**config.mk**
```make
export PLATFORM = sky130hd
export DESIGN_NAME = top
export DESIGN_NICKNAME = top
export VERILOG_FILES = /design/flow/design.v
export SDC_FILE = /design/flow/constraint.sdc
export NUM_CORES = 4
export LEC_CHECK = 0
export ABC_AREA = 1
export CAP_MARGIN = 20
export CORE_MARGIN = 2
export CORE_UTILIZATION = 72
export SLEW_MARGIN = 20
```
**constraint.sdc**
```tcl
create_clock -name core_clock -period 6.08 [get_ports {clk}]
set_input_delay 1.2160 -clock core_clock [delete_from_list [all_inputs] [get_ports {clk}]]
set_output_delay 1.2160 -clock core_clock [all_outputs]
set_load 0.01 [all_outputs]
```
**run.sh**
```bash
#!/bin/bash
# the make line also repeats each setting of config.mk as NAME=value (left out here)
make -C /OpenROAD-flow-scripts/flow DESIGN_CONFIG=/design/flow/config.mk WORK_HOME=/design/flow/orfs CLKGATE_MAP_FILE= finish
```
**design.v**
```verilog
module values (
    input logic       clk,
    input logic       rst_n,       
    input logic       newframe,   
    input logic [5:0] pixel,       
    input logic [63:0] seed,       
    output logic [7:0] read_data,
    output logic [63:0] debug_grid  
);
    logic [63:0] current_state;
    logic [63:0] next_state;
    logic [31:0] frame_counter;    
    logic update_frame;            
    always_ff @(posedge clk) begin
        if (!rst_n) begin
            current_state <= seed;   
        end else if (newframe) begin
            current_state <= next_state;
        end
    end
    assign debug_grid = current_state;
always_comb begin 
    integer x_offset, y_offset;
    logic [5:0] neighbor_count[64];
    next_state = 64'b0;
    if (newframe) begin
        int neighbor_counter;
        logic [2:0] row;
        logic [2:0] col;
        logic is_alive;
        logic becomes_alive;
        for (int i = 0; i < 64; i++) begin
            neighbor_counter = 0;
            row = i / 8;  
            col = i % 8;   
            for (x_offset = -1; x_offset <= 1; x_offset = x_offset + 1) begin
                for (y_offset = -1; y_offset <= 1; y_offset = y_offset + 1) begin
                    if (!(x_offset == 0 && y_offset == 0)) begin
                        logic [5:0] neighbor_index;
                        logic [2:0] new_row, new_col;
                        if ((row + x_offset >= 0) && (row + x_offset < 8) &&
                            (col + y_offset >= 0) && (col + y_offset < 8)) begin
                            new_row = row + x_offset;
                            new_col = col + y_offset;
                            neighbor_index = new_row * 8 + new_col;
                            if (current_state[neighbor_index]) begin
                                neighbor_counter = neighbor_counter + 1;
                            end
                        end
                        else begin
                            neighbor_index =0;
                            new_row = 0;
                            new_col = 0;
                        end
                    end
                end
            end
            is_alive = current_state[i];
            becomes_alive = (is_alive && (neighbor_counter == 2 || neighbor_counter == 3)) ||
                (!is_alive && (neighbor_counter == 3));
            next_state[i] = becomes_alive;
        end
    end
    else begin
        next_state = current_state;  
        x_offset = 0;
        y_offset = 0;
    end
end
always_comb begin
    if (current_state[pixel]) begin
        read_data = 8'hFF;  
    end else begin
        read_data = 8'h00;  
    end
end
endmodule
module ws2812b(
    input logic clk, 
    input logic rst_n,
    input logic serial_in, 
    input logic transmit, 
    output logic ws2812b_out, 
    output logic shift
);
    localparam IDLE = 1'b0;  
    localparam TRANSMITTING = 1'b1;
    localparam T0_CYCLE_COUNT = 4'd5;
    localparam T1_CYCLE_COUNT = 4'd10;
    localparam MAX_CYCLE_COUNT = 4'd15;
    logic state;
    logic [3:0] cycle_count;
    logic bit_being_sent;
    always_ff @(posedge clk) begin
        if (!rst_n) begin
            state <= IDLE;
            cycle_count <= 4'd0;
            bit_being_sent <= 1'b0;
        end else
        unique case (state)
            IDLE:
                if (transmit == 1'b1) begin
                    state <= TRANSMITTING;  
                    cycle_count <= 4'd0;  
                    bit_being_sent <= serial_in;
                end
            TRANSMITTING:  
                if (transmit == 1'b0) begin
                    state <= IDLE;  
                end
                else if (cycle_count == MAX_CYCLE_COUNT - 1) begin  
                    cycle_count <= 4'd0;
                    bit_being_sent <= serial_in;
                end
                else begin
                    cycle_count <= cycle_count + 1;
                end
        endcase
    end
    always_comb begin
        if (state == TRANSMITTING)
            if (bit_being_sent == 1'b0)  
                ws2812b_out = (cycle_count < T0_CYCLE_COUNT);  
            else
                ws2812b_out = (cycle_count < T1_CYCLE_COUNT);  
        else
            ws2812b_out = 1'b0;  
    end
    assign shift = (state == TRANSMITTING) && (cycle_count == 4'd0);  
endmodule
module controller (
    input logic clk, 
    input logic rst_n,
    output logic load_sreg, 
    output logic transmit_pixel, 
    output logic [5:0] pixel, 
    output logic newframe
);
    localparam TRANSMIT_FRAME       = 1'b0;
    localparam IDLE                 = 1'b1;
    localparam [2:0] READ_CH_VALS   = 3'b001;
    localparam [2:0] LOAD_SREG      = 3'b010;
    localparam [2:0] TRANSMIT_PIXEL = 3'b100;
    localparam [8:0] TRANSMIT_CYCLES    = 9'd360;        
    localparam [19:0] IDLE_CYCLES       = 20'd3600;      
    logic state;
    logic next_state;
    logic [2:0] transmit_phase;
    logic [2:0] next_transmit_phase;
    logic [5:0] pixel_counter;
    logic [5:0] frame_counter;  
    logic [8:0] transmit_counter;
    logic [19:0] idle_counter;
    logic transmit_pixel_done;
    logic idle_done;
    assign transmit_pixel_done = (transmit_counter == TRANSMIT_CYCLES - 1);
    assign idle_done = (idle_counter == IDLE_CYCLES - 1);
    always_ff @(posedge clk) begin
        if (!rst_n) begin
            state <= TRANSMIT_FRAME;
            transmit_phase <= READ_CH_VALS;
        end else begin
            state <= next_state;
            transmit_phase <= next_transmit_phase;
        end
    end
    always_comb begin
        next_state = 1'bx;
        unique case (state)
            TRANSMIT_FRAME:
                if ((pixel_counter == 6'd0) && (transmit_pixel_done))
                    next_state = IDLE;
                else
                    next_state = TRANSMIT_FRAME;
            IDLE:
                if (idle_done)
                    next_state = TRANSMIT_FRAME;
                else
                    next_state = IDLE;
        endcase
    end
    always_comb begin
        next_transmit_phase = READ_CH_VALS;
        if (state == TRANSMIT_FRAME) begin
            case (transmit_phase)
                READ_CH_VALS:
                    next_transmit_phase = LOAD_SREG;
                LOAD_SREG:
                    next_transmit_phase = TRANSMIT_PIXEL;
                TRANSMIT_PIXEL:
                    next_transmit_phase = transmit_pixel_done ? READ_CH_VALS : TRANSMIT_PIXEL;
            endcase
        end
    end
    always_ff @(posedge clk) begin
        if (!rst_n) begin
            pixel_counter <= 6'd63;
        end else if ((state == TRANSMIT_FRAME) && transmit_pixel_done) begin
            pixel_counter <= pixel_counter - 1;
        end
    end
    always_ff @(posedge clk) begin
        if (!rst_n) begin
            newframe <= 1'b0;
            frame_counter <= 6'd0;
        end else if (idle_done) begin
            if (frame_counter == 6'd1) begin
                newframe <= 1'b1;
                frame_counter <= 6'd0;
            end else begin
                newframe <= 1'b0;
                frame_counter <= frame_counter + 6'd1;
            end
        end else begin
            newframe <= 1'b0;
        end
    end
    always_ff @(posedge clk) begin
        if (!rst_n) begin
            transmit_counter <= 9'd0;
        end else if (transmit_phase == TRANSMIT_PIXEL) begin
            transmit_counter <= transmit_counter + 1;
        end
        else begin
            transmit_counter <= 9'd0;
        end
    end
    always_ff @(posedge clk) begin
        if (!rst_n) begin
            idle_counter <= 20'd0;
        end else if (state == IDLE) begin
            idle_counter <= idle_counter + 1;
        end
        else begin
            idle_counter <= 20'd0;
        end
    end
    assign pixel = pixel_counter;
    assign load_sreg = (transmit_phase == LOAD_SREG);
    assign transmit_pixel = (transmit_phase == TRANSMIT_PIXEL);
endmodule
module top(
    input logic     clk, 
    input logic     SW, 
    input logic     BOOT, 
    input logic [63:0] seed,
    output logic    _48b, 
    output logic    _45a
);
    logic [7:0] read_data;
    logic [5:0] pixel;
    logic newframe; 
    logic [23:0] shift_reg;  
    logic load_sreg;
    logic transmit_pixel;
    logic shift; 
    logic ws2812b_out;
    logic [63:0] pixel_control;
    logic [63:0] next_pixel_control;  
    logic [5:0] pixel_index;  
    logic [1:0] flipper;  
    values u1 (
        .clk         (clk), 
        .rst_n       (SW),  
        .newframe    (newframe), 
        .pixel        (pixel),
        .seed        (seed),
        .read_data     (read_data),
        .debug_grid  ()
    );
    ws2812b u4 (  
        .clk            (clk), 
        .rst_n          (SW),
        .serial_in      (shift_reg[23]),  
        .transmit       (transmit_pixel),  
        .ws2812b_out    (ws2812b_out), 
        .shift          (shift)
    );
    controller u5 (
        .clk            (clk), 
        .rst_n          (SW),
        .load_sreg      (load_sreg), 
        .transmit_pixel (transmit_pixel), 
        .pixel          (pixel),  
        .newframe          (newframe)  
    );
    always_ff @(posedge clk) begin
        if (!SW) begin
            flipper = 2'b00;
            shift_reg <= 24'd0;
        end else begin
        if(newframe) begin
            flipper = flipper + 1;
            if (flipper == 2'b11) begin
                flipper = 2'b00;
            end
        end
        if (load_sreg) begin  
            unique case (flipper)
                2'b00:
                    shift_reg <= { read_data, 16'd0 };
                2'b01:
                    shift_reg <= { 8'd0, read_data, 8'd0 };
                2'b10:
                    shift_reg <= { 16'd0, read_data };
                2'b11:  
                    shift_reg <= { 16'd0, read_data };
            endcase
        end
        else if (shift) begin
            shift_reg <= { shift_reg[22:0], 1'b0 }; 
        end
        end
    end
    assign _48b = ws2812b_out;  
    assign _45a = ~ws2812b_out;  
endmodule
```
==> flow_summary.json, run 1 <==
{
  "critPathSlowestCell": "edfxtp_1",
  "fill_cells": 3552,
  "finalCriticalPeriod_ns": 5.097,
  "yosys-stat-cells": 5293,
  "grt_max_degree": 60,
  "status": "finished clean",
  "flop_cell": "dfxtp_1",
  "fin_cells": 5792,
  "max_freq_mhz": 196.2,
  "finalSetupViolations": 0,
  "top_area_cell": "nand2_1",
  "drtIter0Drc": 2173,
  "vias": 31923,
  "worst-path-buf-inv": 4,
  "worstPathArrival_ns": 5.48,
  "antenna_found_initial": 0,
  "ant_nets": 0,
  "most_common_cell": "nand2_1",
  "hold_viol": 0,
  "gp_congestion": 0.8898,
  "core.rowCount": 74,
  "edf_count": 64,
  "synth-adder-area-share": 0.1509,
  "yosysSeqAreaShare": 0.1186,
  "ys_types": 52,
  "hold_depth": 2,
  "max_stage_delay_ns": 0.73,
  "path_depth": 28,
  "hp-class": "register to register",
  "die_w_um": 206.0,
  "setup_tns_ns": 0,
  "timing.rr.start": "u1.current_state[17]",
  "rsz0062_at_grt": "false",
  "warnings": 88,
  "cp-start-kind": "register",
  "ys_area_um2": 29380,
  "use_met1": 0.4317,
  "rr_worst_depth": 28,
  "synthCells": 5293,
  "io_buffers": 67,
  "synthTopCellsByCount": "nand2_1, inv_1, nand3_1",
  "fp.dieH_um": 206.0,
  "clk_pin_slew_ns": 0.10,
  "cts_buffer_depth": 2,
  "die-area_um2": 42440,
  "critPathKind": "register to register",
  "clock_skew_ns": 0.02722,
  "syn_nets": 5712,
  "worstSetupEndpointType": "register",
  "hpwl_um": 52090,
  "top_area_frac": 0.2619,
  "numCtsBuffers": 17,
  "vias_per_cell": 5.512,
  "finalCritPeriodShare": 0.8382,
  "cp.required_ns": 6.47,
  "min_from": "u5.transmit_phase[0]",
  "r2r-end": "u1.current_state[26]",
  "wl_per_cell_um": 12.59,
  "first_global_vias": 28850,
  "antennaDiodeCount": 0,
  "yosys_warnings": 4,
  "cp_max_fo": 21,
  "grtUsageTotal": 0.3478,
  "critPathMostFrequentCell": "nand2_1",
  "insertion_delay_ns": 0.51,
  "wl_um": 72920,
  "top_logic_kind": "simple AND/OR/NAND/NOR gates",
  "syn-mean-instance-area_um2": 5.551,
  "worstSetupStartpoint": "u1.current_state[17]",
  "cap_violations": 0,
  "area_delta_synth_final_pct": 4.318,
  "nets": 5666,
  "synth_flops": 142,
  "worst_slew_pin_slew_ns": 1.000,
  "htree_levels": 4,
  "post_cts_resized": 0,
  "syn_area_um2": 29380,
  "critPathTopFamily": "adder cells",
  "drc": 0,
  "grt_busiest_layer": "met2",
  "drt-pass1-iter-count": 8,
  "synth-compound-area-share": 0.08274,
  "cts_tree": "built",
  "synthXorXnorAreaFrac": 0.02951,
  "io_pins": 69,
  "gr-total-overflow": 0,
  "muxShareOfSynthArea": 0,
  "cts_hold_buf": 0,
  "grt_pass1_wl_um": 124400,
  "globalRouteMet2Util": 0.6182,
  "ys_async_sr_fraction": 0,
  "clockRootBuffer": "clkbuf_16",
  "grt_use_met3": 0.03658,
  "top_cells_by_area": "nand2_1, ha_1, nand3_1",
  "fp_util": 0.7245,
  "crit_path_end": "u1.current_state[26]",
  "relSlewSlack": 0.3323,
  "rrSetupSlack_ns": 0.98,
  "hold_path_end": "u5.transmit_phase[2]",
  "drv_slew": 0,
  "clock_sinks": 142,
  "post_cts_buffers": 0,
  "core_um2": 40550,
  "ys_sh_simple": 0.4839,
  "placedCellCount": 5760
}
## per-layer routing
layer,vias to the layer above,share of wire
li1,16796,-
met4,0,0.027
met5,-,0
met1,14179,0.45
met2,813,0.46
met3,135,0.057
## final cells by class
class                      count  area, um^2  area share
multi-input combinational   4205       21950      0.7162
sequential                   142        3483      0.1137
inverter                     765        2887     0.09418
timing repair buffer         116        1033     0.03372
tap                          532       665.6     0.02172
clock buffer                  17       425.4     0.01388
clock inverter                15       203.9    0.006654
## through the flow
step	util	hold slack [ns]	cell area [um^2]	setup WS [ns]
finish	0.7558	0.4135	30650	0.9835
global route	0.7558	0.4530	30650	0.6425
CTS	0.7558	0.4160	30650	1.038
detailed placement	0.7403	0.4047	30020	1.075
global placement	0.7403	0.4009	30020	1.129
floorplan	-	0.3935	29380	1.519
==> run 2: changes to the inputs <==
- ABC_AREA: 1 -> default
- CORE_UTILIZATION: 72 -> 32
- clock period: 6.08 -> 11.4 ns (I/O delays scaled with it)
==> run 2 against run 1 <==
  * Fmax shrank 12%
  * Clock skew shrank 0.0056 ns
  * Global-route usage shrank 19 points
  * Highest routed layer is now met5
  * Cell count shrank 24%
  * Still clean on timing, DRC and antenna
  * Clock-buffer cell count is the same
==> flow_summary.json, run 2 <==
{
  "top_area_cell": "ha_1",
  "finalCriticalPeriod_ns": 5.775,
  "hpwl_um": 47450,
  "syn-mean-instance-area_um2": 7.907,
  "cap_violations": 0,
  "synthTopCellsByCount": "nand2_1, ha_1, xnor2_1",
  "die-area_um2": 85020,
  "htree_levels": 4,
  "critPathKind": "register to register",
  "edf_count": 64,
  "worstPathArrival_ns": 6.12,
  "cts_tree": "built",
  "drv_slew": 0,
  "min_from": "u5.transmit_phase[0]",
  "relSlewSlack": 0.4323,
  "ant_nets": 0,
  "io_buffers": 67,
  "warnings": 86,
  "cp.required_ns": 11.74,
  "hp-class": "register to register",
  "path_depth": 21,
  "vias_per_cell": 5.260,
  "cts_buffer_depth": 2,
  "fill_cells": 8628,
  "clock_skew_ns": 0.02157,
  "die_w_um": 291.6,
  "flop_cell": "dfxtp_1",
  "worstSetupStartpoint": "u1.current_state[40]",
  "syn_nets": 3766,
  "placedCellCount": 4349,
  "worst_slew_pin_slew_ns": 0.8515,
  "grtUsageTotal": 0.1581,
  "hold_viol": 0,
  "r2r-end": "u1.current_state[49]",
  "synthCells": 3347,
  "ys_sh_simple": 0.1949,
  "synth_flops": 142,
  "numCtsBuffers": 17,
  "clock_sinks": 142,
  "fp.dieH_um": 291.6,
  "cp-start-kind": "register",
  "post_cts_buffers": 0,
  "rsz0062_at_grt": "false",
  "top_area_frac": 0.1645,
  "clk_pin_slew_ns": 0.08,
  "post_cts_resized": 0,
  "placed_area_um2": 27970,
  "fp_util": 0.3228,
  "muxShareOfSynthArea": 0.06387,
  "timing.rr.start": "u1.current_state[40]",
  "max_stage_delay_ns": 0.82,
  "finalSetupViolations": 0,
  "grt_max_degree": 57,
  "critPathTopFamily": "adder cells",
  "critPathMostFrequentCell": "ha_1",
  "top_logic_kind": "XOR/XNOR gates",
  "status": "finished clean",
  "syn_area_um2": 26460,
  "synth-adder-area-share": 0.1676,
  "ys_types": 99,
  "cts_hold_buf": 0,
  "finalCritPeriodShare": 0.5066,
  "wl_um": 67210,
  "gp_congestion": 0.8178,
  "drt-pass1-iter-count": 5,
  "grt_pass1_wl_um": 111100,
  "area_delta_synth_final_pct": 7.990,
  "yosys_warnings": 4,
  "most_common_cell": "nand2_1",
  "hold_depth": 2,
  "insertion_delay_ns": 0.51,
  "worstSetupEndpointType": "register",
  "hold_path_end": "u5.transmit_phase[2]",
  "yosysSeqAreaShare": 0.1316,
  "wl_per_cell_um": 15.34,
  "fin_cells": 4381,
  "ys_area_um2": 26460,
  "critPathSlowestCell": "edfxtp_1",
  "io_pins": 69,
  "gr-total-overflow": 0,
  "worst-path-buf-inv": 3,
  "first_global_vias": 21954,
  "top_cells_by_area": "ha_1, xnor2_1, edfxtp_1",
  "drc": 0,
  "antennaDiodeCount": 0,
  "stdcell_area_um2": 28580,
  "rr_worst_depth": 21,
  "nets": 3717,
  "synthXorXnorAreaFrac": 0.2048,
  "synth-compound-area-share": 0.1752,
  "drtIter0Drc": 1227,
  "core_um2": 81980,
  "max_freq_mhz": 173.2,
  "antenna_found_initial": 1,
  "crit_path_end": "u1.current_state[49]",
  "yosys-stat-cells": 3347,
  "ys_async_sr_fraction": 0,
  "core.rowCount": 105,
  "clockRootBuffer": "clkbuf_16",
  "cp_max_fo": 17,
  "vias": 23045,
  "setup_tns_ns": 0,
  "critical_path.cell_chain": "clkinv_1, ha_1, xor2_4, ha_1, nand2_1, o31ai_1, ha_1, nand2b_1, nand2_1, inv_1, ha_1, a22o_1, ha_1, mux2i_1, inv_1, ha_1, nand2_1, a221o_1, o31a_1, a2111oi_2, a2bb2oi_1",
  "final_core_util": 0.3486,
  "rrSetupSlack_ns": 5.63
}
==> run 2: final cells by class <==
type                       count  area [um^2]  share of cell area
multi-input combinational   2816        21350              0.7472
sequential                   142         3483              0.1219
tap                         1070         1339             0.04685
timing repair buffer         112         1006             0.03520
inverter                     209        784.5             0.02745
clock buffer                  17        425.4             0.01489
clock inverter                15        186.4            0.006523
==> run 2: through the flow <==
stage | hold WS (ns) | setup WS, ns
2_1_floorplan | 0.3936 | 6.581
3_3_place_gp | 0.4021 | 5.691
3_5_place_dp | 0.4060 | 5.627
4_1_cts | 0.4163 | 5.580
5_1_grt | 0.4473 | 5.212
6_report | 0.4161 | 5.625
==> run 2: routing by layer <==
layer,track usage,up-vias,wire [um]
met5,0,-,14
met4,0.03432,2,936
met3,0.02055,51,2225
met2,0.2753,333,31450
met1,0.2076,10813,32580
li1,-,11846,-
==> run 3: changes to the inputs <==
- ABC_AREA: default -> 1
- CAP_MARGIN: 20 -> 35
- CELL_PAD_IN_SITES_DETAIL_PLACEMENT: default -> 2
- CELL_PAD_IN_SITES_GLOBAL_PLACEMENT: default -> 3
- CORE_MARGIN: 2 -> 3
- CORE_UTILIZATION: 32 -> 23
- CTS_CLUSTER_DIAMETER: default -> 324
- GPL_ROUTABILITY_DRIVEN: default -> 1
- MAX_ROUTING_LAYER: default -> met5
- PLACE_DENSITY_LB_ADDON: default -> 0.09
- SETUP_SLACK_MARGIN: default -> -0.4
- clock period: 11.4 -> 9.5 ns (I/O delays scaled with it)
==> run 3 against run 2 <==
  * Routed wire length increased by 66%
  * Core utilization down 9.4 points
  * Hold slack better by 0.0050 ns
  * Global-route usage up 1.4 points
  * Cell count rose by 58%
  * Design area up 12%
==> flow_summary.json, run 3 <==
{
  "syn_area_um2": 29380,
  "fp_util": 0.2328,
  "hold_depth": 2,
  "drt-pass1-iter-count": 4,
  "cp-start-kind": "register",
  "cts_tree": "built",
  "path_depth": 27,
  "clk_pin_slew_ns": 0.09,
  "hp-class": "register to register",
  "fp.dieH_um": 363.4,
  "logic_area_um2": 21950,
  "io_pins": 69,
  "worst_slew_pin_slew_ns": 0.8510,
  "numCtsBuffers": 17,
  "yosysSeqAreaShare": 0.1186,
  "wl_per_cell_um": 16.17,
  "hold_path_end": "u5.transmit_phase[2]",
  "yosys-stat-cells": 5293,
  "first_global_vias": 35270,
  "critPathTopFamily": "adder cells",
  "top_layer_used": "met4",
  "antennaDiodeCount": 0,
  "stdcell_area_um2": 32090,
  "clockRootBuffer": "clkbuf_16",
  "top_cells_by_area": "nand2_1, ha_1, nand3_1",
  "critPathMostFrequentCell": "nand2_1",
  "relSlewSlack": 0.4321,
  "synthXorXnorAreaFrac": 0.02951,
  "finalCritPeriodShare": 0.5707,
  "grt_pass1_wl_um": 185000,
  "syn-mean-instance-area_um2": 5.551,
  "grtUsageTotal": 0.1725,
  "gp_congestion": 0.7336,
  "insertion_delay_ns": 0.55,
  "hpwl_um": 83870,
  "wl_um": 111800,
  "nets": 5671,
  "edf_count": 64,
  "warnings": 86,
  "worst-path-buf-inv": 5,
  "critPathKind": "register to register",
  "vias_per_cell": 4.719,
  "post_cts_buffers": 0,
  "synthCells": 5293,
  "yosys_warnings": 4,
  "ant_nets": 0,
  "dp_slack_ns": 3.985,
  "synth_flops": 142,
  "route.met2.wl_um": 52990,
  "muxShareOfSynthArea": 0,
  "drtIter0Drc": 973,
  "synth-compound-area-share": 0.08274,
  "worstSetupEndpointType": "register",
  "syn_nets": 5712,
  "critPathSlowestCell": "edfxtp_1",
  "core_um2": 126200,
  "synth-adder-area-share": 0.1509,
  "cts_buffer_depth": 2,
  "hold_viol": 0,
  "cp_max_fo": 19,
  "io_buffers": 67,
  "die-area_um2": 132100,
  "synthTopCellsByCount": "nand2_1, inv_1, nand3_1",
  "drc": 0,
  "ys_sh_simple": 0.4839,
  "timing.rr.start": "u1.current_state[25]",
  "wl_met3_um": 1318,
  "crit_path_end": "u1.current_state[33]",
  "most_common_cell": "nand2_1",
  "whs_ns": 0.4211,
  "rrSetupSlack_ns": 4.08,
  "fill_cells": 15879,
  "antenna_found_initial": 1,
  "drv_slew": 0,
  "status": "finished clean",
  "clock_skew_ns": 0.02414,
  "placed_area_um2": 31480,
  "cap_violations": 0,
  "ys_types": 52,
  "gr-total-overflow": 0,
  "r2r-end": "u1.current_state[33]",
  "top_area_frac": 0.2619,
  "wl_met1_um": 56360,
  "max_freq_mhz": 184.5,
  "top_area_cell": "nand2_1",
  "max_stage_delay_ns": 0.84,
  "ys_area_um2": 29380,
  "flop_area_um2": 3485,
  "htree_levels": 4,
  "vias": 32632,
  "rsz0062_at_grt": "false",
  "die_w_um": 363.4,
  "top_logic_kind": "simple AND/OR/NAND/NOR gates",
  "ys_async_sr_fraction": 0,
  "finalCriticalPeriod_ns": 5.421,
  "flop_cell": "dfxtp_1",
  "min_from": "u5.transmit_phase[0]",
  "cp.required_ns": 9.87,
  "clock_sinks": 142,
  "fin_ws_ns": 4.079,
  "area_delta_synth_final_pct": 9.220,
  "setup_tns_ns": 0,
  "worstPathArrival_ns": 5.79,
  "core.rowCount": 130,
  "placedCellCount": 6882,
  "finalSetupViolations": 0,
  "fin_cells": 6915,
  "grt_max_degree": 40,
  "final_core_util": 0.2542,
  "worstSetupStartpoint": "u1.current_state[25]",
  "cts_hold_buf": 0,
  "rr_worst_depth": 27,
  "post_cts_resized": 0
}
[run 3: layout make-up]
class	instances	area share
inverter	765	0.09003
clock inverter	15	0.005303
sequential	142	0.1086
clock buffer	17	0.01326
tap	1650	0.06434
timing repair buffer	121	0.03443
multi-input combinational	4205	0.6841
[run 3: metal layers]
metal	vias up	global-route usage
li1	16725	-
met1	15747	0.2279
met2	116	0.3066
met3	44	0.01744
met4	0	0.02700
met5	-	0
==> run 4: changes to the inputs <==
- CAP_MARGIN: 35 -> 20
- CELL_PAD_IN_SITES_DETAIL_PLACEMENT: 2 -> default
- CELL_PAD_IN_SITES_GLOBAL_PLACEMENT: 3 -> default
- CORE_MARGIN: 3 -> 2
- CORE_UTILIZATION: 23 -> 65
- CTS_CLUSTER_DIAMETER: 324 -> default
- CTS_CLUSTER_SIZE: default -> 99
- GPL_ROUTABILITY_DRIVEN: 1 -> default
- MAX_ROUTING_LAYER: met5 -> default
- PLACE_DENSITY_LB_ADDON: 0.09 -> default
- SETUP_SLACK_MARGIN: -0.4 -> default
- clock period: 9.5 -> 5.56 ns (I/O delays scaled with it)
==> run 4 against run 3 <==
  * Cell count is 15% lower
  * Hold slack lost 0.0067 ns
  * Worst setup slack got worse by 3.4 ns
  * Synthesized cell count stayed put
==> flow_summary.json, run 4 <==
{
  "fp.dieH_um": 216.6,
  "fill_cells": 4358,
  "top_cells_by_area": "nand2_1, ha_1, nand3_1",
  "grt_pass1_wl_um": 126400,
  "edf_count": 64,
  "relSlewSlack": 0.3756,
  "top_logic_kind": "simple AND/OR/NAND/NOR gates",
  "insertion_delay_ns": 0.50,
  "io_buffers": 67,
  "die-area_um2": 46920,
  "finalCriticalPeriod_ns": 4.852,
  "ys_sh_simple": 0.4839,
  "numCtsBuffers": 17,
  "logic_area_um2": 21950,
  "r2r-end": "u1.current_state[10]",
  "yosys_warnings": 4,
  "hold_path_end": "u5.transmit_phase[2]",
  "top_area_cell": "nand2_1",
  "post_cts_resized": 0,
  "flop_cell": "dfxtp_1",
  "rsz0062_at_grt": "false",
  "ys_async_sr_fraction": 0,
  "synth_flops": 142,
  "critPathMostFrequentCell": "nand2_1",
  "stdcell_area_um2": 30740,
  "dp_slack_ns": 0.7431,
  "syn_area_um2": 29380,
  "nets": 5678,
  "worst_slew_pin_slew_ns": 0.9356,
  "ys_area_um2": 29380,
  "muxShareOfSynthArea": 0,
  "rrSetupSlack_ns": 0.71,
  "drt-pass1-iter-count": 5,
  "warnings": 88,
  "core.rowCount": 77,
  "max_stage_delay_ns": 0.55,
  "placedCellCount": 5832,
  "cp-start-kind": "register",
  "yosys-stat-cells": 5293,
  "max_freq_mhz": 206.1,
  "cts_hold_buf": 0,
  "drtIter0Drc": 1998,
  "top_area_frac": 0.2619,
  "die_w_um": 216.6,
  "hold_viol": 0,
  "finalCritPeriodShare": 0.8727,
  "placed_area_um2": 30190,
  "path_depth": 26,
  "worstSetupStartpoint": "u1.current_state[2]",
  "post_cts_buffers": 0,
  "synthCells": 5293,
  "worst-path-buf-inv": 5,
  "syn-mean-instance-area_um2": 5.551,
  "most_common_cell": "nand2_1",
  "fin_ws_ns": 0.7078,
  "worstSetupEndpointType": "register",
  "gp_congestion": 0.8963,
  "status": "finished clean",
  "area_delta_synth_final_pct": 4.642,
  "clock_sinks": 142,
  "synthXorXnorAreaFrac": 0.02951,
  "vias": 31508,
  "hp-class": "register to register",
  "syn_nets": 5712,
  "drv_slew": 0,
  "io_pins": 69,
  "cp_max_fo": 9,
  "clockRootBuffer": "clkbuf_16",
  "ys_types": 52,
  "yosysSeqAreaShare": 0.1186,
  "grtUsageTotal": 0.3173,
  "synth-compound-area-share": 0.08274,
  "critPathKind": "register to register",
  "fin_cells": 5864,
  "drc": 0,
  "rr_worst_depth": 26,
  "crit_path_end": "u1.current_state[10]",
  "synthTopCellsByCount": "nand2_1, inv_1, nand3_1",
  "cts_buffer_depth": 2,
  "critPathTopFamily": "adder cells",
  "hold_depth": 2,
  "setup_tns_ns": 0,
  "wl_per_cell_um": 12.53,
  "cp.required_ns": 5.80,
  "synth-adder-area-share": 0.1509,
  "vias_per_cell": 5.373,
  "antennaDiodeCount": 0,
  "critPathSlowestCell": "edfxtp_1",
  "min_from": "u5.transmit_phase[0]",
  "hpwl_um": 53060,
  "core_um2": 44410,
  "clock_skew_ns": 0.02155,
  "flop_area_um2": 3483,
  "wl_um": 73450,
  "worstPathArrival_ns": 5.10,
  "cts_tree": "built",
  "htree_levels": 4,
  "cap_violations": 0,
  "antenna_found_initial": 0,
  "first_global_vias": 28401,
  "timing.rr.start": "u1.current_state[2]",
  "gr-total-overflow": 0,
  "fp_util": 0.6615,
  "finalSetupViolations": 0,
  "ant_nets": 0,
  "clk_pin_slew_ns": 0.08,
  "grt_max_degree": 67
}
## run 4: layer usage
layer	up-vias	wire, um	GRT usage
li1	16791	-	-
met1	13968	34740	0.4082
met2	646	33420	0.5520
met3	103	3710	0.03228
met4	0	1582	0.1084
met5	-	0	0
## run 4: final cells by class
class	count	share of cell area
Timing Repair Buffer	128	0.03655
Tap cell	592	0.02409
Multi-Input combinational cell	4205	0.7140
Sequential cell	142	0.1133
Clock inverter	14	0.003907
Inverter	765	0.09389
Clock buffer	18	0.01428
## run 4: per-stage QoR
stage	hold WS, ns	util
3_3_place_gp	0.4042	0.6796
4_1_cts	0.4173	0.6922
5_1_grt	0.4513	0.6922
2_1_floorplan	0.3935	-
6_report	0.4144	0.6922
3_5_place_dp	0.4062	0.6796
==> run 5: changes to the inputs <==
- ABC_AREA: 1 -> default
- CELL_PAD_IN_SITES_DETAIL_PLACEMENT: default -> 1
- CORE_UTILIZATION: 65 -> 31
- CTS_CLUSTER_SIZE: 99 -> 77
- GPL_ROUTABILITY_DRIVEN: default -> 1
- HOLD_SLACK_MARGIN: default -> 0.09
- MIN_ROUTING_LAYER: default -> met1
- PLACE_DENSITY_LB_ADDON: default -> 0.2
- SETUP_SLACK_MARGIN: default -> 1.64
- TNS_END_PERCENT: default -> 85
- clock period: 5.56 -> 7.18 ns (I/O delays scaled with it)
==> run 5 against run 4 <==
  * Clock skew grew 0.00070 ns
  * Flip-flop count is the same
  * Clock-buffer cell count is the same
  * Worst setup slack gained 1.2 ns
  * Synthesized cell count shrank 37%
  * Die area grew 87%
  * Non-clock buffer count grew 4
  * Core utilization shrank 35 points
  * Register-to-register slack gained 1.2 ns
  * Design area shrank 6.2%
==> flow_summary.json, run 5 <==
{
  "gr-total-overflow": 0,
  "synth-adder-area-share": 0.1676,
  "hold_viol": 0,
  "cp.required_ns": 7.51,
  "cp_max_fo": 23,
  "hpwl_um": 54370,
  "max_freq_mhz": 191.3,
  "cp-start-kind": "register",
  "top_cells_by_area": "ha_1, xnor2_1, edfxtp_1",
  "clockRootBuffer": "clkbuf_16",
  "finalSetupViolations": 0,
  "top_logic_kind": "XOR/XNOR gates",
  "gp_congestion": 0.7858,
  "clock_sinks": 142,
  "rr_worst_depth": 20,
  "drv_slew": 0,
  "antenna_found_initial": 0,
  "most_common_cell": "nand2_1",
  "top_area_cell": "ha_1",
  "logic_area_um2": 21350,
  "yosysSeqAreaShare": 0.1316,
  "first_global_vias": 23856,
  "die-area_um2": 87720,
  "worst-path-buf-inv": 3,
  "flop_area_um2": 3483,
  "grtUsageTotal": 0.1735,
  "synth_flops": 142,
  "timing.rr.start": "u1.current_state[29]",
  "ys_area_um2": 26460,
  "rsz0062_at_grt": "true",
  "syn_area_um2": 26460,
  "top_area_frac": 0.1645,
  "ys_sh_simple": 0.1949,
  "vias_per_cell": 5.240,
  "insertion_delay_ns": 0.51,
  "die_w_um": 296.2,
  "worst_slew_pin_slew_ns": 0.8584,
  "cap_violations": 0,
  "core_um2": 84880,
  "edf_count": 64,
  "vias": 23454,
  "relSlewSlack": 0.4277,
  "cts_hold_buf": 0,
  "hold_depth": 2,
  "nets": 3737,
  "cts_tree": "built",
  "critical_path.cell_chain": "buf_4, inv_1, ha_1, xor2_1, ha_1, nand2_1, o31ai_1, ha_1, mux2_2, ha_1, mux2_2, ha_1, mux2i_1, inv_1, ha_1, nand2_1, a21o_1, o22ai_1, o2111ai_1, o32ai_1",
  "yosys_warnings": 4,
  "hold_path_end": "u5.transmit_phase[2]",
  "r2r-end": "u1.current_state[38]",
  "finalCriticalPeriod_ns": 5.228,
  "drtIter0Drc": 789,
  "rrSetupSlack_ns": 1.95,
  "clk_pin_slew_ns": 0.07,
  "synthCells": 3347,
  "synth-compound-area-share": 0.1752,
  "worstSetupEndpointType": "register",
  "finalCritPeriodShare": 0.7282,
  "setup_tns_ns": 0,
  "flop_cell": "dfxtp_1",
  "muxShareOfSynthArea": 0.06387,
  "yosys-stat-cells": 3347,
  "critPathTopFamily": "adder cells",
  "crit_path_end": "u1.current_state[38]",
  "path_depth": 20,
  "clock_skew_ns": 0.02225,
  "grt_pass1_wl_um": 123800,
  "io_pins": 69,
  "drc": 0,
  "ys_types": 99,
  "syn-mean-instance-area_um2": 7.907,
  "worstPathArrival_ns": 5.56,
  "fill_cells": 10304,
  "wl_um": 75760,
  "wl_per_cell_um": 16.93,
  "fp_util": 0.3118,
  "numCtsBuffers": 17,
  "critPathMostFrequentCell": "ha_1",
  "critPathSlowestCell": "inv_1",
  "syn_nets": 3766,
  "htree_levels": 4,
  "min_from": "u5.transmit_phase[0]",
  "fp.dieH_um": 296.2,
  "drt-pass1-iter-count": 4,
  "grt_max_degree": 60,
  "worstSetupStartpoint": "u1.current_state[29]",
  "synthTopCellsByCount": "nand2_1, ha_1, xnor2_1",
  "io_buffers": 67,
  "max_stage_delay_ns": 0.53,
  "core.rowCount": 107,
  "area_delta_synth_final_pct": 8.950,
  "cts_buffer_depth": 2,
  "status": "finished clean",
  "critPathKind": "register to register",
  "ant_nets": 0,
  "warnings": 88,
  "hp-class": "register to register",
  "synthXorXnorAreaFrac": 0.2048,
  "ys_async_sr_fraction": 0
}
## run 5: layout make-up
cell class | instances | area share
Multi-Input combinational cell | 2816 | 0.7406
Sequential cell | 142 | 0.1208
Tap cell | 1144 | 0.04964
Timing Repair Buffer | 132 | 0.04062
Inverter | 209 | 0.02803
Clock buffer | 18 | 0.01523
Clock inverter | 14 | 0.004947
Antenna cell | 1 | 0.00008679
## run 5: layer usage
metal  track usage  vias up  share of wire
met3       0.01949       51          0.018
li1              -    11850              -
met1        0.2237    11387           0.48
met5             0        -              0
met2        0.3101      166           0.49
met4       0.03560        0          0.013
## run 5: timing repair
action                                  4_1_cts  5_1_grt
buffers inserted                              2       13
resized                                       0       10
endpoints found under the hold margin         0        0
pin swaps                                     0        1
cloned                                        0        0
endpoints found under the setup margin        3       14
## run 5: through the flow
step	hold WS (ns)	setup slack, ns	area, um^2	utilization	std cells
floorplan	0.3936	2.361	26460	-	3347
global placement	0.3958	1.429	28100	0.3310	4428
detailed placement	0.4074	1.365	28100	0.3310	4428
CTS	0.4173	1.565	28700	0.3381	4462
global route	0.4291	1.590	28830	0.3397	4475
finish	0.4133	1.952	28830	0.3397	4476
==> run 6: changes to the inputs <==
- CELL_PAD_IN_SITES_DETAIL_PLACEMENT: 1 -> default
- CORE_UTILIZATION: 31 -> 72
- CTS_CLUSTER_SIZE: 77 -> 35
- GPL_ROUTABILITY_DRIVEN: 1 -> default
- HOLD_SLACK_MARGIN: 0.09 -> default
- MIN_ROUTING_LAYER: met1 -> default
- PLACE_DENSITY_LB_ADDON: 0.2 -> 0.0
- SETUP_SLACK_MARGIN: 1.64 -> 1.3
- TNS_END_PERCENT: 85 -> default
- clock period: 7.18 -> 4.96 ns (I/O delays scaled with it)
==> run 6 against run 5 <==
  * The run now fails in global routing (5_1_grt)
  * Die area is 56% lower
  * Synthesized cell count is the same
  * Area after synthesis unchanged
==> flow_summary.json, run 6 <==
{
  "synthTopCellsByCount": "nand2_1, ha_1, xnor2_1",
  "hpwl_um": 50690,
  "ys_async_sr_fraction": 0,
  "top_area_cell": "ha_1",
  "synth_flops": 142,
  "fp_util": 0.7263,
  "cts_hold_buf": 0,
  "top_logic_kind": "XOR/XNOR gates",
  "grtUsageTotal": 0.7882,
  "syn-mean-instance-area_um2": 7.907,
  "top_cells_by_area": "ha_1, xnor2_1, edfxtp_1",
  "syn_nets": 3766,
  "synth-adder-area-share": 0.1676,
  "yosys-stat-cells": 3347,
  "ys_types": 99,
  "status": "aborted with a tool error",
  "synthXorXnorAreaFrac": 0.2048,
  "clockRootBuffer": "clkbuf_16",
  "flop_cell": "dfxtp_1",
  "gp_congestion": 0.8958,
  "die_w_um": 195.7,
  "ys_sh_simple": 0.1949,
  "synth-compound-area-share": 0.1752,
  "io_buffers": 67,
  "clock_sinks": 142,
  "synthCells": 3347,
  "core.rowCount": 70,
  "fp.dieH_um": 195.7,
  "htree_levels": 4,
  "core_um2": 36430,
  "edf_count": 64,
  "numCtsBuffers": 17,
  "error": "[ERROR GRT-0232] Routing congestion too high. Check the congestion heatmap in the GUI.",
  "lastStage": "global routing (5_1_grt)",
  "cts_buffer_depth": 2,
  "ys_area_um2": 26460,
  "syn_area_um2": 26460,
  "top_area_frac": 0.1645,
  "gr-total-overflow": 35,
  "yosys_warnings": 4,
  "muxShareOfSynthArea": 0.06387,
  "io_pins": 69,
  "yosysSeqAreaShare": 0.1316,
  "most_common_cell": "nand2_1",
  "die-area_um2": 38300
}
==> run 6: layer usage <==
| metal | GRT usage | overflow |
|---|---|---|
| met5 | 0.3321 | 0 |
| met4 | 0.7629 | 11 |
| met3 | 0.6550 | 0 |
| met2 | 0.9489 | 24 |
| met1 | 0.7889 | 0 |
==> run 6: stage by stage <==
| stage | cells | area, um^2 | setup WS (ns) |
|---|---|---|---|
| CTS | 4117 | 34460 | 0.5398 |
| detailed placement | 3778 | 29370 | 0.1555 |
| global placement | 3778 | 29370 | 0.4187 |
| floorplan | 3347 | 28690 | 0.5190 |
==> run 6: repair_timing <==
action / CTS
hold endpoints to repair: 0
pin swaps: 220
setup buffers: 304
setup endpoints to repair: 36
gates resized: 418
gates cloned: 3
==> run 7: changes to the inputs <==
- ABC_AREA: default -> 1
- CORE_UTILIZATION: 72 -> 66
- CTS_CLUSTER_DIAMETER: default -> 393
- CTS_CLUSTER_SIZE: 35 -> 98
- PLACE_DENSITY: default -> 0.36
- PLACE_DENSITY_LB_ADDON: 0.0 -> default
- SETUP_SLACK_MARGIN: 1.3 -> default
- clock period: 4.96 -> 3.52 ns (I/O delays scaled with it)
==> run 7 against run 6 <==
  * Area after synthesis grew 11%
  * The flow stops in clock tree synthesis (4_1_cts)
  * Die area rose by 21%
  * Synthesized cell count grew 58%
==> flow_summary.json, run 7 <==
{
  "most_common_cell": "nand2_1",
  "top_area_cell": "nand2_1",
  "core_um2": 44120,
  "gp_congestion": 0.9047,
  "syn_nets": 5712,
  "ys_area_um2": 29380,
  "yosys_warnings": 4,
  "io_pins": 69,
  "top_area_frac": 0.2619,
  "synthXorXnorAreaFrac": 0.02951,
  "synth-adder-area-share": 0.1509,
  "yosys-stat-cells": 5293,
  "synth-compound-area-share": 0.08274,
  "synth_flops": 142,
  "core.rowCount": 77,
  "error": "[ERROR DPL-0033] detailed placement checks failed during check placement.",
  "hpwl_um": 62330,
  "top_cells_by_area": "nand2_1, ha_1, nand3_1",
  "placed_area_um2": 35610,
  "synthTopCellsByCount": "nand2_1, inv_1, nand3_1",
  "top_logic_kind": "simple AND/OR/NAND/NOR gates",
  "edf_count": 64,
  "ys_async_sr_fraction": 0,
  "io_buffers": 67,
  "die-area_um2": 46220,
  "placedCellCount": 6383,
  "synthCells": 5293,
  "syn-mean-instance-area_um2": 5.551,
  "flop_cell": "dfxtp_1",
  "yosysSeqAreaShare": 0.1186,
  "ys_types": 52,
  "die_w_um": 215.0,
  "muxShareOfSynthArea": 0,
  "lastStage": "clock tree synthesis (4_1_cts)",
  "syn_area_um2": 29380,
  "fp_util": 0.6659,
  "fp.dieH_um": 215.0,
  "status": "aborted with a tool error",
  "ys_sh_simple": 0.4839
}
run 7: metrics by stage:
step	worst slack [ns]	hold slack, ns	setup TNS (ns)
detailed placement	-0.6152	0.4022	-15.72
global placement	-0.5239	0.4041	-13.31
floorplan	-0.5269	0.3935	-13.27
==> run 8: changes to the inputs <==
- ABC_AREA: 1 -> default
- CAP_MARGIN: 20 -> 25
- CELL_PAD_IN_SITES_DETAIL_PLACEMENT: default -> 1
- CORE_ASPECT_RATIO: default -> 1.03
- CORE_UTILIZATION: 66 -> 40
- CTS_CLUSTER_DIAMETER: 393 -> default
- CTS_CLUSTER_SIZE: 98 -> 47
- GPL_ROUTABILITY_DRIVEN: default -> 0
- PLACE_DENSITY: 0.36 -> default
- PLACE_DENSITY_LB_ADDON: default -> 0.16
- SLEW_MARGIN: 20 -> 15
- clock period: 3.52 -> 8.88 ns (I/O delays scaled with it)
==> run 8 against run 7 <==
  * The run now finishes clean
  * Die area increased by 48%
  * Area after synthesis down 9.9%
  * Synthesized cell count shrank 37%
==> flow_summary.json, run 8 <==
{
  "status": "finished clean",
  "cap_violations": 0,
  "min_from": "u5.transmit_phase[0]",
  "die-area_um2": 68230,
  "top_logic_kind": "XOR/XNOR gates",
  "max_freq_mhz": 164.1,
  "synth-adder-area-share": 0.1676,
  "synthCells": 3347,
  "antennaDiodeCount": 0,
  "worstSetupEndpointType": "register",
  "cp-start-kind": "register",
  "yosys-stat-cells": 3347,
  "rsz0062_at_grt": "false",
  "vias": 24313,
  "syn_area_um2": 26460,
  "synthXorXnorAreaFrac": 0.2048,
  "clockRootBuffer": "clkbuf_16",
  "critPathTopFamily": "adder cells",
  "antenna_found_initial": 0,
  "crit_path_end": "u1.current_state[18]",
  "ys_area_um2": 26460,
  "drv_slew": 0,
  "cts_tree": "built",
  "synth-compound-area-share": 0.1752,
  "worstPathArrival_ns": 6.41,
  "path_depth": 22,
  "hp-class": "register to register",
  "timing.rr.start": "u1.current_state[9]",
  "clock_sinks": 142,
  "ys_types": 99,
  "max_stage_delay_ns": 0.86,
  "yosys_warnings": 4,
  "ys_async_sr_fraction": 0,
  "grtUsageTotal": 0.2291,
  "critical_path.cell_chain": "clkinv_1, ha_1, xnor2_1, inv_1, ha_1, mux2i_1, inv_1, ha_1, nand2_1, o21ai_0, ha_1, nor2_1, a311oi_2, ha_1, nand2_1, o21ai_0, ha_1, nand2_1, a21oi_1, nor2b_1, a211oi_1, o32ai_1",
  "io_pins": 69,
  "edf_count": 64,
  "fp_util": 0.4048,
  "core.rowCount": 95,
  "grt_pass1_wl_um": 129500,
  "gr-total-overflow": 0,
  "hold_path_end": "u5.transmit_phase[2]",
  "worstSetupStartpoint": "u1.current_state[9]",
  "critPathKind": "register to register",
  "finalCriticalPeriod_ns": 6.094,
  "rr_worst_depth": 22,
  "muxShareOfSynthArea": 0.06387,
  "worst-path-buf-inv": 3,
  "cts_hold_buf": 0,
  "synthTopCellsByCount": "nand2_1, ha_1, xnor2_1",
  "cts_buffer_depth": 2,
  "htree_levels": 4,
  "most_common_cell": "nand2_1",
  "cp.required_ns": 9.20,
  "rrSetupSlack_ns": 2.79,
  "hpwl_um": 57440,
  "synth_flops": 142,
  "nets": 3714,
  "warnings": 86,
  "ant_nets": 0,
  "core_um2": 65380,
  "final_core_util": 0.4327,
  "relSlewSlack": 0.3050,
  "hold_depth": 2,
  "wl_um": 78700,
  "post_cts_resized": 0,
  "die_w_um": 257.4,
  "flop_cell": "dfxtp_1",
  "top_cells_by_area": "ha_1, xnor2_1, edfxtp_1",
  "finalCritPeriodShare": 0.6863,
  "numCtsBuffers": 17,
  "hold_viol": 0,
  "fp.dieH_um": 265.0,
  "critPathSlowestCell": "edfxtp_1",
  "worst_slew_pin_slew_ns": 1.041,
  "drc": 0,
  "setup_tns_ns": 0,
  "first_global_vias": 26478,
  "placedCellCount": 4149,
  "syn-mean-instance-area_um2": 7.907,
  "critPathMostFrequentCell": "ha_1",
  "wl_per_cell_um": 18.82,
  "insertion_delay_ns": 0.51,
  "yosysSeqAreaShare": 0.1316,
  "top_area_frac": 0.1645,
  "area_delta_synth_final_pct": 6.893,
  "drt-pass1-iter-count": 5,
  "io_buffers": 67,
  "clock_skew_ns": 0.02137,
  "fin_cells": 4181,
  "vias_per_cell": 5.815,
  "finalSetupViolations": 0,
  "r2r-end": "u1.current_state[18]",
  "ys_sh_simple": 0.1949,
  "top_area_cell": "ha_1",
  "clk_pin_slew_ns": 0.09,
  "cp_max_fo": 16,
  "grt_max_degree": 51,
  "drtIter0Drc": 1181,
  "post_cts_buffers": 0,
  "syn_nets": 3766
}
run 8: final cells by class:
| type | count | area [um^2] |
|---|---|---|
| fill | 7969 | 37090 |
| clock buffer | 18 | 439.2 |
| inverter | 209 | 784.5 |
| sequential | 142 | 3483 |
| clock inverter | 14 | 151.4 |
| multi-input combinational | 2816 | 21350 |
| tap | 873 | 1092 |
| timing repair buffer | 109 | 983.4 |
run 8: stage by stage:
step | hold slack, ns | cell area, um^2 | worst slack [ns]
2_1_floorplan | 0.3936 | 26460 | 4.061
3_3_place_gp | 0.3991 | 27700 | 3.178
3_5_place_dp | 0.4199 | 27700 | 2.817
4_1_cts | 0.4311 | 28290 | 2.750
5_1_grt | 0.4410 | 28290 | 2.250
6_report | 0.4238 | 28290 | 2.786
run 8: routing by layer:
metal  GRT usage  vias to the layer above  share of wire
li1            -                    11795              -
met1      0.2588                    12033           0.43
met2      0.4326                      328           0.51
met3     0.02773                      157          0.023
met4     0.09358                        0          0.034
met5           0                        -              0
==> run 9: changes to the inputs <==
- CAP_MARGIN: 25 -> 20
- CELL_PAD_IN_SITES_DETAIL_PLACEMENT: 1 -> default
- CORE_ASPECT_RATIO: 1.03 -> default
- CTS_CLUSTER_SIZE: 47 -> default
- GPL_ROUTABILITY_DRIVEN: 0 -> default
- PLACE_DENSITY_LB_ADDON: 0.16 -> default
- SETUP_SLACK_MARGIN: default -> 0.45
- SLEW_MARGIN: 15 -> 20
- clock period: 8.88 -> 5.96 ns (I/O delays scaled with it)
==> run 9 against run 8 <==
  * Die area about the same
  * Core utilization about the same
  * Global-route usage down 3.4 points
  * Critical path depth unchanged
  * First-iteration DRC count up 15%
  * Still clean on timing, DRC and antenna
==> flow_summary.json, run 9 <==
{
  "top_cells_by_area": "ha_1, xnor2_1, edfxtp_1",
  "whs_ns": 0.4144,
  "wl_um": 65550,
  "crit_path_end": "u1.current_state[19]",
  "path_depth": 22,
  "gp_congestion": 0.8311,
  "nets": 3730,
  "cts_tree": "built",
  "drv_slew": 0,
  "muxShareOfSynthArea": 0.06387,
  "io_pins": 69,
  "flop_area_um2": 3483,
  "critPathTopFamily": "adder cells",
  "area_delta_synth_final_pct": 7.428,
  "hpwl_um": 46980,
  "fill_cells": 6693,
  "first_global_vias": 21733,
  "final_core_util": 0.4332,
  "hp-class": "register to register",
  "yosys-stat-cells": 3347,
  "critPathKind": "register to register",
  "finalCritPeriodShare": 0.8579,
  "finalSetupViolations": 0,
  "insertion_delay_ns": 0.51,
  "max_freq_mhz": 195.6,
  "top_area_frac": 0.1645,
  "synthCells": 3347,
  "critPathMostFrequentCell": "ha_1",
  "core.rowCount": 94,
  "status": "finished clean",
  "wl_per_cell_um": 15.65,
  "drt-pass1-iter-count": 5,
  "clockRootBuffer": "clkbuf_16",
  "critPathSlowestCell": "o21ai_0",
  "hold_depth": 2,
  "ant_nets": 0,
  "rrSetupSlack_ns": 0.85,
  "synth-adder-area-share": 0.1676,
  "worstPathArrival_ns": 5.45,
  "rr_worst_depth": 22,
  "synthTopCellsByCount": "nand2_1, ha_1, xnor2_1",
  "syn_area_um2": 26460,
  "clock_skew_ns": 0.01792,
  "die-area_um2": 68230,
  "placed_area_um2": 27810,
  "die_w_um": 261.2,
  "antennaDiodeCount": 0,
  "drc": 0,
  "clock_sinks": 142,
  "hold_viol": 0,
  "hold_path_end": "u5.transmit_phase[2]",
  "most_common_cell": "nand2_1",
  "yosys_warnings": 4,
  "top_area_cell": "ha_1",
  "setup_tns_ns": 0,
  "fp.dieH_um": 261.2,
  "relSlewSlack": 0.3358,
  "worstSetupStartpoint": "u1.current_state[11]",
  "ys_sh_simple": 0.1949,
  "synthXorXnorAreaFrac": 0.2048,
  "clk_pin_slew_ns": 0.09,
  "drtIter0Drc": 1363,
  "vias": 22925,
  "synth_flops": 142,
  "stdcell_area_um2": 28430,
  "grt_max_degree": 57,
  "finalCriticalPeriod_ns": 5.113,
  "gr-total-overflow": 0,
  "edf_count": 64,
  "warnings": 86,
  "syn_nets": 3766,
  "grt_pass1_wl_um": 108700,
  "antenna_found_initial": 0,
  "max_stage_delay_ns": 0.49,
  "timing.rr.start": "u1.current_state[11]",
  "core_um2": 65630,
  "htree_levels": 4,
  "io_buffers": 67,
  "ys_types": 99,
  "ys_async_sr_fraction": 0,
  "cp-start-kind": "register",
  "cp_max_fo": 6,
  "logic_area_um2": 21360,
  "top_logic_kind": "XOR/XNOR gates",
  "ys_area_um2": 26460,
  "critical_path.cell_chain": "inv_1, ha_1, xor2_1, ha_1, nand2_1, nand2_1, ha_1, o21ai_0, inv_1, ha_1, nand2_1, o21ai_0, ha_1, mux2_2, ha_1, nand2_1, xnor2_1, xnor2_1, xnor2_1, nor3_1, o21ai_0, o32ai_1",
  "worst-path-buf-inv": 2,
  "worstSetupEndpointType": "register",
  "grtUsageTotal": 0.1953,
  "cp.required_ns": 6.30,
  "synth-compound-area-share": 0.1752,
  "worst_slew_pin_slew_ns": 0.9964,
  "fp_util": 0.4032,
  "vias_per_cell": 5.474,
  "cts_buffer_depth": 2,
  "numCtsBuffers": 17,
  "rsz0062_at_grt": "false",
  "syn-mean-instance-area_um2": 7.907,
  "r2r-end": "u1.current_state[19]",
  "min_from": "u5.transmit_phase[0]",
  "yosysSeqAreaShare": 0.1316,
  "cap_violations": 0,
  "flop_cell": "dfxtp_1"
}
==> run 9: repair_timing <==
action,CTS,global route
setup endpoints to repair,0,2
buffers inserted,0,0
resized,0,2
hold buffers,0,0
==> run 9: metal layers <==
| metal | part of all wire | track usage | up-vias | routed length, um |
|---|---|---|---|---|
| met5 | 0 | 0 | - | 0 |
| li1 | - | - | 11852 | - |
| met4 | 0.013 | 0.04261 | 0 | 860 |
| met3 | 0.030 | 0.02855 | 50 | 1981 |
| met2 | 0.47 | 0.3396 | 266 | 30910 |
| met1 | 0.49 | 0.2551 | 10757 | 31800 |
==> run 9: area by class of cell <==
class	instances	share of cell area
inverters	209	0.02773
clock buffers	17	0.01496
clock inverters	15	0.006734
flip-flops and latches	142	0.1225
multi-input cells	2816	0.7512
repair buffers	125	0.03882
well taps	864	0.03802
==> run 9: through the flow <==
step                      worst slack [ns]  instances
after floorplan                      1.141       3347
after global placement              0.9676       4156
after detailed placement            0.9302       4156
after CTS                           0.9086       4188
after global routing                0.4766       4188
final                               0.8467       4188
==> run 10: changes to the inputs <==
- CELL_PAD_IN_SITES_DETAIL_PLACEMENT: default -> 1
- CORE_ASPECT_RATIO: default -> 1.16
- CORE_MARGIN: 2 -> 6
- CORE_UTILIZATION: 40 -> 15
- CTS_CLUSTER_DIAMETER: default -> 30
- CTS_CLUSTER_SIZE: default -> 29
- GPL_ROUTABILITY_DRIVEN: default -> 1
- GPL_TIMING_DRIVEN: default -> 1
- MAX_ROUTING_LAYER: default -> met4
- MIN_ROUTING_LAYER: default -> met2
- SETUP_SLACK_MARGIN: 0.45 -> 0.98
- SLEW_MARGIN: 20 -> 0
- clock period: 5.96 -> 6.04 ns (I/O delays scaled with it)
==> run 10 against run 9 <==
  * Cell count grew 37%
  * Via count is 49% higher
  * Highest routed layer unchanged
  * Clock skew increased by 0.015 ns
  * Core utilization down 26 points
  * Non-clock buffer count up 46
  * Routed wire length increased by 32%
==> flow_summary.json, run 10 <==
{
  "drc": 0,
  "ys_sh_simple": 0.1949,
  "top_area_cell": "ha_1",
  "fp.dieH_um": 464.4,
  "gr-total-overflow": 0,
  "syn_area_um2": 26460,
  "vias_per_cell": 5.950,
  "yosys_warnings": 4,
  "critPathSlowestCell": "edfxtp_1",
  "hold_depth": 2,
  "worstSetupStartpoint": "u1.current_state[5]",
  "wl_per_cell_um": 15.16,
  "numCtsBuffers": 17,
  "top_cells_by_area": "ha_1, xnor2_1, edfxtp_1",
  "finalCritPeriodShare": 0.8220,
  "fill_cells": 21054,
  "flop_cell": "dfxtp_1",
  "vias": 34049,
  "flop_area_um2": 3483,
  "relSlewSlack": 0.3421,
  "setup_tns_ns": 0,
  "io_buffers": 67,
  "synthCells": 3347,
  "critical_path.cell_chain": "inv_2, ha_1, xor2_1, ha_1, nand2_1, o31ai_1, ha_1, nor2_1, nor2_1, ha_1, nand2_1, o31ai_2, ha_1, mux2_2, ha_1, mux2i_1, a2111oi_2, o311ai_1, o2bb2ai_1",
  "critPathMostFrequentCell": "ha_1",
  "timing.rr.start": "u1.current_state[5]",
  "finalCriticalPeriod_ns": 4.965,
  "max_stage_delay_ns": 0.49,
  "dp_slack_ns": 0.6354,
  "warnings": 90,
  "top_logic_kind": "XOR/XNOR gates",
  "fin_ws_ns": 1.075,
  "globalRouteMet2Util": 0.1546,
  "ys_async_sr_fraction": 0,
  "core_um2": 174700,
  "antenna_found_initial": 0,
  "synthTopCellsByCount": "nand2_1, ha_1, xnor2_1",
  "logic_area_um2": 21630,
  "gp_congestion": 0.8441,
  "status": "finished clean",
  "drtIter0Drc": 6148,
  "fp_util": 0.1515,
  "cts_buffer_depth": 2,
  "worstSetupEndpointType": "register",
  "syn_nets": 3766,
  "wl_um": 86760,
  "htree_levels": 4,
  "ys_types": 99,
  "cap_violations": 0,
  "edf_count": 64,
  "cp-start-kind": "register",
  "drt-pass1-iter-count": 14,
  "crit_path_end": "u1.current_state[13]",
  "yosys-stat-cells": 3347,
  "area_delta_synth_final_pct": 17.55,
  "hp-class": "register to register",
  "synth-adder-area-share": 0.1676,
  "grt_use_met3": 0.1857,
  "hold_path_end": "u5.transmit_phase[2]",
  "rr_worst_depth": 19,
  "clockRootBuffer": "clkbuf_16",
  "r2r-end": "u1.current_state[13]",
  "worst_slew_pin_slew_ns": 0.9868,
  "clock_skew_ns": 0.03319,
  "nets": 3776,
  "placed_area_um2": 29630,
  "syn-mean-instance-area_um2": 7.907,
  "insertion_delay_ns": 0.52,
  "rrSetupSlack_ns": 1.07,
  "grt_busiest_layer": "met3",
  "worstPathArrival_ns": 5.33,
  "min_from": "u5.transmit_phase[0]",
  "synthXorXnorAreaFrac": 0.2048,
  "cts_tree": "built",
  "hpwl_um": 61140,
  "top_area_frac": 0.1645,
  "most_common_cell": "nand2_1",
  "drv_slew": 0,
  "synth_flops": 142,
  "hold_viol": 0,
  "die_w_um": 402.0,
  "ys_area_um2": 26460,
  "synth-compound-area-share": 0.1752,
  "max_freq_mhz": 201.4,
  "ant_nets": 0,
  "cp_max_fo": 6,
  "use_met1": 0,
  "finalSetupViolations": 0,
  "first_global_vias": 36788,
  "critPathTopFamily": "adder cells",
  "grt_pass1_wl_um": 133800,
  "stdcell_area_um2": 31110,
  "clk_pin_slew_ns": 0.10,
  "worst-path-buf-inv": 1,
  "cp.required_ns": 6.41,
  "yosysSeqAreaShare": 0.1316,
  "critPathKind": "register to register",
  "rsz0062_at_grt": "true",
  "die-area_um2": 186700,
  "clock_sinks": 142,
  "muxShareOfSynthArea": 0.06387,
  "path_depth": 19,
  "grtUsageTotal": 0.1364,
  "core.rowCount": 165,
  "grt_max_degree": 117,
  "io_pins": 69
}
==> run 10: cell type report <==
class,count,area share
diodes,15,0.001207
clock buffers,17,0.01367
clock inverters,15,0.005309
inverters,209,0.02747
multi-input cells,2816,0.6952
flip-flops and latches,142,0.1120
well taps,2338,0.09403
repair buffers,171,0.05116
==> run 10: repair_timing <==
action                     4_1_cts  5_1_grt
gates resized                    9       95
pin swaps                        0       15
cloned                           0        2
hold buffers                     0        0
buffers inserted                 4       43
setup endpoints to repair       12       28
==> run 10: routing by layer <==
metal  share of wire  up-vias
li1                -    11867
met1               0    11905
met2            0.50     9188
met3            0.42     1089
met4           0.078        0
met5               0        -
==> run 10: stage by stage <==
step                std cells  hold slack, ns    util
floorplan                3347          0.3936       -
global placement         5626          0.4047  0.1697
detailed placement       5626          0.4175  0.1697
CTS                      5662          0.4278  0.1733
global route             5708          0.4592  0.1779
finish                   5723          0.4256  0.1781
